Design conv1_layer, start of the top module:
 module conv1_layer (
   input clk,
   input rst_n,
   input valid_in,
   input signed [7:0] data_in,
   output signed [11:0] conv_out_1, conv_out_2, conv_out_3,
   output valid_out_conv
 );
 wire signed [7:0] data_out_0, data_out_1, data_out_2, data_out_3, data_out_4,
  data_out_5, data_out_6, data_out_7, data_out_8, data_out_9,
  data_out_10, data_out_11, data_out_12, data_out_13, data_out_14,
  data_out_15, data_out_16, data_out_17, data_out_18, data_out_19,
  data_out_20, data_out_21, data_out_22, data_out_23, data_out_24;
 wire valid_out_buf;
 conv1_buf #(.WIDTH(28), .HEIGHT(28), .DATA_BITS(8)) conv1_buf(
   .clk(clk),
   .rst_n(rst_n),
   .valid_in(valid_in),
   .data_in(data_in),
   .data_out_0(data_out_0),
   .data_out_1(data_out_1),
   .data_out_2(data_out_2),
   .data_out_3(data_out_3),
   .data_out_4(data_out_4),
   .data_out_5(data_out_5),
   .data_out_6(data_out_6),
   .data_out_7(data_out_7),
   .data_out_8(data_out_8),
   .data_out_9(data_out_9),
   .data_out_10(data_out_10),
   .data_out_11(data_out_11),
   .data_out_12(data_out_12),
   .data_out_13(data_out_13),
   .data_out_14(data_out_14),
   .data_out_15(data_out_15),
   .data_out_16(data_out_16),
   .data_out_17(data_out_17),
   .data_out_18(data_out_18),
   .data_out_19(data_out_19),
   .data_out_20(data_out_20),
   .data_out_21(data_out_21),
   .data_out_22(data_out_22),
   .data_out_23(data_out_23),
   .data_out_24(data_out_24),
   .valid_out_buf(valid_out_buf)
 );
 conv1_calc conv1_calc(
   .clk(clk),
   .rst_n(rst_n),
   .valid_out_buf(valid_out_buf),
  ...
clock: 3.55 ns
lec_check: 0
cap_margin: 20
core_margin: 2
core_utilization: 70
slew_margin: 20
run.sh (not shown) runs the stock make flow with config.mk's settings and CLKGATE_MAP_FILE=.
The first run ran to the end with violations: negative setup slack.
Next try:
==> flow/constraint.sdc (replaced) <==
create_clock -name core_clock -period 3.36 [get_ports {clk}]
set_input_delay 0.6720 -clock core_clock [delete_from_list [all_inputs] [get_ports {clk}]]
set_output_delay 0.6720 -clock core_clock [all_outputs]
set_load 0.01 [all_outputs]
Outcome: The changed run completed, yet does not pass: negative setup slack; register-to-register slack degrades by 0.38 ns; power is higher by about 6%; via count rose by about 2.8%; core utilization increases by 1.6 points; count of clock-buffer cells in the layout rises by 8; clock power came out higher by about 7%; maximum frequency shrinks by 4.5%; setup slack loses 0.38 ns; hold slack loses 0.13 ns.
Next try:
--- a/flow/config.mk
+++ b/flow/config.mk
@@ -6,6 +6,14 @@
 export NUM_CORES = 4
 export LEC_CHECK = 0
-export CAP_MARGIN = 20
+export ABC_AREA = 0
+export CAP_MARGIN = 40
+export CELL_PAD_IN_SITES_DETAIL_PLACEMENT = 1
+export CELL_PAD_IN_SITES_GLOBAL_PLACEMENT = 3
 export CORE_MARGIN = 2
-export CORE_UTILIZATION = 70
+export CORE_UTILIZATION = 40
+export GPL_ROUTABILITY_DRIVEN = 0
+export GPL_TIMING_DRIVEN = 1
+export MAX_ROUTING_LAYER = met4
+export MIN_ROUTING_LAYER = met2
+export PLACE_DENSITY_LB_ADDON = 0.03
 export SLEW_MARGIN = 20
==> flow/constraint.sdc (replaced) <==
create_clock -name core_clock -period 5.0 [get_ports {clk}]
set_input_delay 1.0000 -clock core_clock [delete_from_list [all_inputs] [get_ports {clk}]]
set_output_delay 1.0000 -clock core_clock [all_outputs]
set_load 0.01 [all_outputs]
Effect: This time the run completed without violations; routed wire length rises by a little under a tenth; setup slack is better by 1.3 ns; global-route usage stays flat; clock-buffer cell count rises by 56; combinational power falls by a quarter to a third; final cell count rises by a little under a tenth; die area rises by well over a third; design area falls by a few percent; worst hold slack is better by 0.28 ns; sequential cell count stays the same; power falls by a quarter to a third.
Next try:
==> flow/config.mk (replaced) <==
export PLATFORM = sky130hd
export DESIGN_NAME = conv1_layer
export DESIGN_NICKNAME = conv1_layer
export VERILOG_FILES = /design/flow/design.v
export SDC_FILE = /design/flow/constraint.sdc
export NUM_CORES = 4
export LEC_CHECK = 0
export ABC_AREA = 1
export CAP_MARGIN = 20
export CORE_ASPECT_RATIO = 0.58
export CORE_MARGIN = 8
export CORE_UTILIZATION = 40
export CTS_CLUSTER_SIZE = 16
export PLACE_DENSITY = 0.63
export SLEW_MARGIN = 20
The changed run finished with timing, DRC and antenna clean.
Cell count rises by 32%.
Hold slack got worse by 0.095 ns.
Power goes down by 5.4%.
Routed wire length went up by 6.7%.
Die size increases by 12%.
Next try:
==> flow/config.mk (replaced) <==
export PLATFORM = sky130hd
export DESIGN_NAME = conv1_layer
export DESIGN_NICKNAME = conv1_layer
export VERILOG_FILES = /design/flow/design.v
export SDC_FILE = /design/flow/constraint.sdc
export NUM_CORES = 4
export LEC_CHECK = 0
export CAP_MARGIN = 20
export CORE_MARGIN = 2
export CORE_UTILIZATION = 70
export SLEW_MARGIN = 20
==> flow/constraint.sdc (replaced) <==
create_clock -name core_clock -period 3.95 [get_ports {clk}]
set_input_delay 0.7900 -clock core_clock [delete_from_list [all_inputs] [get_ports {clk}]]
set_output_delay 0.7900 -clock core_clock [all_outputs]
set_load 0.01 [all_outputs]
This time the run finished but failed the layout checks on negative setup slack.
Sequential power grows by 26%.
Worst hold slack loses 0.062 ns.
Total power climbs by 27%.
Clock power is higher by 31%.
Next try:
--- a/flow/config.mk
+++ b/flow/config.mk
@@ -6,6 +6,12 @@
 export NUM_CORES = 4
 export LEC_CHECK = 0
-export CAP_MARGIN = 20
+export CAP_MARGIN = 15
 export CORE_MARGIN = 2
 export CORE_UTILIZATION = 70
-export SLEW_MARGIN = 20
+export CTS_CLUSTER_DIAMETER = 385
+export HOLD_SLACK_MARGIN = 0.06
+export MIN_ROUTING_LAYER = met1
+export PLACE_DENSITY_LB_ADDON = 0.2
+export SETUP_SLACK_MARGIN = 1.23
+export SLEW_MARGIN = 25
+export TNS_END_PERCENT = 75
==> flow/constraint.sdc (replaced) <==
create_clock -name core_clock -period 4.97 [get_ports {clk}]
set_input_delay 0.9940 -clock core_clock [delete_from_list [all_inputs] [get_ports {clk}]]
set_output_delay 0.9940 -clock core_clock [all_outputs]
set_load 0.01 [all_outputs]
This time the run completed with no timing, DRC or antenna violations.
Wire length falls slightly.
Design area stays flat.
Fmax went down by a few percent.
Combinational power shrinks by a quarter to a third.
Clock power went down by about a fifth.
Synthesized area is unchanged.
Power figures rest on the tool's default switching activity, not on a simulated workload.
